== v9 ==
## user_proj_mul32
module user_proj_mul32 
(
    input wb_clk_i,
    input wb_rst_i,
    input wbs_stb_i,
    input wbs_cyc_i,
    input wbs_we_i,
    input [3:0] wbs_sel_i,
    input [31:0] wbs_dat_i,
    input [31:0] wbs_adr_i,
    output reg wbs_ack_o,
    output reg [31:0] wbs_dat_o,
    output [2:0] irq
);
    reg start;
    wire done;
    wire sys_clk;
    localparam MC_OFF = 8'h00, MP_OFF = 8'h04, P0_OFF = 8'h08, P1_OFF = 8'h0C;
    reg  [31:0]         MP, MC;
    wire [63:0]         P;
    wire                valid           = wbs_stb_i & wbs_cyc_i;
    wire                we              = wbs_we_i && valid;
    wire                re              = ~wbs_we_i && valid;
    wire [3:0]          byte_wr_en      = wbs_sel_i & {4{we}}; 
    wire                we_mp_reg       = we & (wbs_adr_i[7:0] == MP_OFF);
    wire                we_mc_reg       = we & (wbs_adr_i[7:0] == MC_OFF);
    wire                re_mp_reg       = re & (wbs_adr_i[7:0] == MP_OFF);
    wire                re_mc_reg       = re & (wbs_adr_i[7:0] == MC_OFF);
    wire                re_p0_reg       = re & (wbs_adr_i[7:0] == P0_OFF);
    wire                re_p1_reg       = re & (wbs_adr_i[7:0] == P1_OFF);
    assign sys_clk = wb_clk_i;
    always @(posedge sys_clk or posedge wb_rst_i) begin  
        if(wb_rst_i)
            MC <= 32'h0;
        else if(we_mc_reg)  
            MC <= wbs_dat_i;
    end
    always @(posedge sys_clk or posedge wb_rst_i) begin  
        if(wb_rst_i)
            MP <= 32'h0;
        else if(we_mp_reg) 
            MP <= wbs_dat_i;
    end 
    always @(posedge sys_clk or posedge wb_rst_i) begin  
        if(wb_rst_i)
            wbs_ack_o <= 0;
        else
        begin
  ...
clock: 4.7 ns
lec_check: 0
cap_margin: 10
cell_pad_in_sites_detail_placement: 1
core_aspect_ratio: 0.96
core_margin: 3
core_utilization: 40
cts_cluster_size: 87
hold_slack_margin: -0.02
max_routing_layer: met5
min_routing_layer: met2
place_density_lb_addon: 0.17
setup_slack_margin: 0.01
slew_margin: 5
tns_end_percent: 95
run.sh (not shown) runs the stock make flow with config.mk's settings and CLKGATE_MAP_FILE=.
v9 | stages: all done | timing, DRC, antenna: all pass
#### Input delta (v18 over v9)
Settings: clearing CORE_ASPECT_RATIO, which used to be 0.96; clearing HOLD_SLACK_MARGIN, which used to be -0.02; clearing MIN_ROUTING_LAYER, which used to be met2; clearing CELL_PAD_IN_SITES_DETAIL_PLACEMENT, which used to be 1; clearing MAX_ROUTING_LAYER, which used to be met5; swapping 3 for 2 in CORE_MARGIN; clearing TNS_END_PERCENT, which used to be 95; swapping 40 for 69 in CORE_UTILIZATION; clearing PLACE_DENSITY_LB_ADDON, which used to be 0.17; putting ABC_AREA at 1 where nothing was set; clearing CTS_CLUSTER_SIZE, which used to be 87; swapping 10 for 20 in CAP_MARGIN; clearing SETUP_SLACK_MARGIN, which used to be 0.01; swapping 5 for 20 in SLEW_MARGIN; swapping 4.7 for 5.89 in the clock period (ns, I/O delays scaled along).
Results
v9 → v18: average vias per placed instance went down about 15%, cell depth of the worst min-delay path now larger, clock power shows a reduction of about 22%, proportion of power drawn by flip-flops and latches saw an increase, critical path's largest stage delay went up 0.10 ns.
Here is what was changed in the inputs of v46 compared with v18.
Settings: CORE_UTILIZATION now 70, was 69; ABC_AREA no longer set, was 1; CTS_CLUSTER_SIZE now 40, previously not set; the clock period (ns, I/O delays scaled along) now 2.6, was 5.89.
Results
v46 against v18: required time reported for the critical path endpoint went down 3.28 ns; final total power picked up an extra 120%.
Compare v46 and v18 | chip area line of the yosys report higher: v18
Summary of the comparison: worst-case vdd ir drop is higher in v46, relative to v18.
Higher area added between synthesis and finish among v46 and v18: v46
v46: post-layout period usage of the worst path is 32 points higher than what v18 reported.
v46 against v18: post-route cell area shows no meaningful change; global-route usage shows a reduction of 3.1 points; leakage power shows a reduction of about 4.3%; net switching power shows an increase of about 110%.


job 4650:
user_proj_mul32 again, from the RTL that the note above started with.
==> flow/design.v (excerpt) <==
module user_proj_mul32 
(
    input wb_clk_i,
    input wb_rst_i,
    input wbs_stb_i,
    input wbs_cyc_i,
    input wbs_we_i,
    input [3:0] wbs_sel_i,
    input [31:0] wbs_dat_i,
    input [31:0] wbs_adr_i,
    output reg wbs_ack_o,
    output reg [31:0] wbs_dat_o,
    output [2:0] irq
);
clock: 2.98 ns
lec_check: 0
cap_margin: 40
core_margin: 6
core_utilization: 22
cts_cluster_diameter: 358
gpl_timing_driven: 0
min_routing_layer: met1
place_density: 0.59
slew_margin: 35
Job 4650 ran to completion and came out clean on the timing, DRC and antenna checks.
Edits applied to the flow inputs when going from job 4650 to job 9126:
# job 4650
export LEC_CHECK = 0
export CAP_MARGIN = 40
export CORE_MARGIN = 6
export CORE_UTILIZATION = 22
export CTS_CLUSTER_DIAMETER = 358
export GPL_TIMING_DRIVEN = 0
export MIN_ROUTING_LAYER = met1
export PLACE_DENSITY = 0.59
export SLEW_MARGIN = 35
create_clock -name core_clock -period 2.98 [get_ports {wb_clk_i}]
# job 9126
export LEC_CHECK = 0
export CAP_MARGIN = 20
export CORE_MARGIN = 2
export CORE_UTILIZATION = 40
export SLEW_MARGIN = 20
create_clock -name core_clock -period 10.0 [get_ports {wb_clk_i}]
Notes after the runs:
Job 9126 went all the way through synthesis, placement and routing and the layout is clean on timing, DRC and antenna. Job 4650 finished all stages; the layout is clean. Final non-filler cell area for job 9126 is lower than for job 4650. Diff job 4650 -> job 9126 | largest net degree at the start of global routing | increase of about 340%. Routed wire length delta for job 9126 relative to job 4650: about 24% lower. Compare job 9126 and job 4650 | share of the final layout cell area in multi-input gates lower: job 4650. Diff job 4650 -> job 9126: first-pass GRT wire length fell by about 18%, met3 routing resource usage after global routing rose by 0.28 points, total placed instance area fell by 740 µm². Between job 9126 and job 4650, the relative contribution of the clock network to total power is higher for job 4650.
### job 9126 -> job 8504
# job 9126
export LEC_CHECK = 0
export CAP_MARGIN = 20
export CORE_MARGIN = 2
export CORE_UTILIZATION = 40
export SLEW_MARGIN = 20
create_clock -name core_clock -period 10.0 [get_ports {wb_clk_i}]
# job 8504
export LEC_CHECK = 0
export CAP_MARGIN = 20
export CORE_MARGIN = 2
export CORE_UTILIZATION = 66
export SLEW_MARGIN = 20
create_clock -name core_clock -period 5.46 [get_ports {wb_clk_i}]
==> comparison <==
- Cell count of job 8504 falls short of that of job 9126 by more than 10%.
- Insertion delay at the late pin of the worst-skew pair: job 8504 lower than job 9126
- On area of all placed cells without fillers, job 8504 does better than job 9126.
- Going from job 9126 to job 8504, layout clock buffer count decreased by 9 relative to the old numbers; met3 layer wire length in the routed design increased by about 33% relative to the old numbers.
- Against job 9126, job 8504 comes in 26 points higher on floorplan-stage core utilization.
- On setup slack: job 8504 sits below job 9126.
- Across both runs, end-of-flow core utilization was higher for job 8504 than for job 9126.
Input-level comparison between job 1975 and job 8504:
# job 8504
export LEC_CHECK = 0
export CAP_MARGIN = 20
export CORE_MARGIN = 2
export CORE_UTILIZATION = 66
export SLEW_MARGIN = 20
create_clock -name core_clock -period 5.46 [get_ports {wb_clk_i}]
# job 1975
export LEC_CHECK = 0
export CAP_MARGIN = 20
export CORE_MARGIN = 2
export CORE_UTILIZATION = 40
export MAX_ROUTING_LAYER = met4
export PLACE_DENSITY_LB_ADDON = 0.17
export SLEW_MARGIN = 20
create_clock -name core_clock -period 10.0 [get_ports {wb_clk_i}]
## What came out
Job 1975 has completed all stages; timing, DRC and antenna checks passed.
Job 1975 vs. job 8504: xor/xnor share of the synthesized area shows no meaningful change; initial antenna violation count shows an increase of 1; hold path depth shows no meaningful change; clock buffer count shows an increase of 18%.
Compared with job 8504, in job 1975 met1 track demand over resource saw a decrease, routed length per instance saw a decrease, synthesized cell count saw little to no change.
Input-level comparison between job 6988 and job 1975:
# job 1975
export LEC_CHECK = 0
export CAP_MARGIN = 20
export CORE_MARGIN = 2
export CORE_UTILIZATION = 40
export MAX_ROUTING_LAYER = met4
export PLACE_DENSITY_LB_ADDON = 0.17
export SLEW_MARGIN = 20
create_clock -name core_clock -period 10.0 [get_ports {wb_clk_i}]
# job 6988
export LEC_CHECK = 0
export CAP_MARGIN = 20
export CORE_MARGIN = 2
export CORE_UTILIZATION = 14
export SLEW_MARGIN = 20
create_clock -name core_clock -period 14.2 [get_ports {wb_clk_i}]
[summary]
The worst clock skew on the final layout number comes out lower for job 1975 vs job 6988. Re part of the power in the clock network: job 1975 was lower than job 6988. Max final non-filler cell area across job 1975 and job 6988: job 6988. When the final numbers for job 1975 and job 6988 were put side by side, the effective utilization at floorplan turned out to be smaller in job 6988. Reported for job 1975 and job 6988, count of mapped cells out of synthesis turned out identical to the last digit.
Relative to job 6988, the following input files were edited for job 3264:
# job 6988
export LEC_CHECK = 0
export CAP_MARGIN = 20
export CORE_MARGIN = 2
export CORE_UTILIZATION = 14
export SLEW_MARGIN = 20
create_clock -name core_clock -period 14.2 [get_ports {wb_clk_i}]
# job 3264
export LEC_CHECK = 0
export CAP_MARGIN = 20
export CORE_MARGIN = 2
export CORE_UTILIZATION = 70
export CTS_CLUSTER_DIAMETER = 59
export SLEW_MARGIN = 20
create_clock -name core_clock -period 7.39 [get_ports {wb_clk_i}]
Notes after the runs:
- In job 3264 the final cell count turned out 42% lower than in job 6988.
- From job 6988 to job 3264 the numbers moved as follows: wire length of the first global-routing pass dropped 5.5 mm, pin count of the biggest net entering global routing shows an increase of about 30%.
- Going from job 6988 to job 3264, global placer's final weighted congestion grew by more than 10%.
- The library cell contributing the largest single delay on the critical path comes out sky130_fd_sc_hd__or4_4 in one run and sky130_fd_sc_hd__or4_2 in the other, namely in job 6988 and job 3264 respectively.
- NOTE: detailed-route wire length on metal 1 in job 3264 falls short of that of job 6988
- Cmp job 3264 and job 6988 / final core area utilization / lower: job 6988
- When job 3264 is set beside job 6988, its total power turns out to be about 80% larger.
- Re number of buffer and inverter stages on the critical path: job 6988 was lower than job 3264.
- Job 3264 ended with less wire length than job 6988.
Power is estimated from default activity; no workload was simulated.
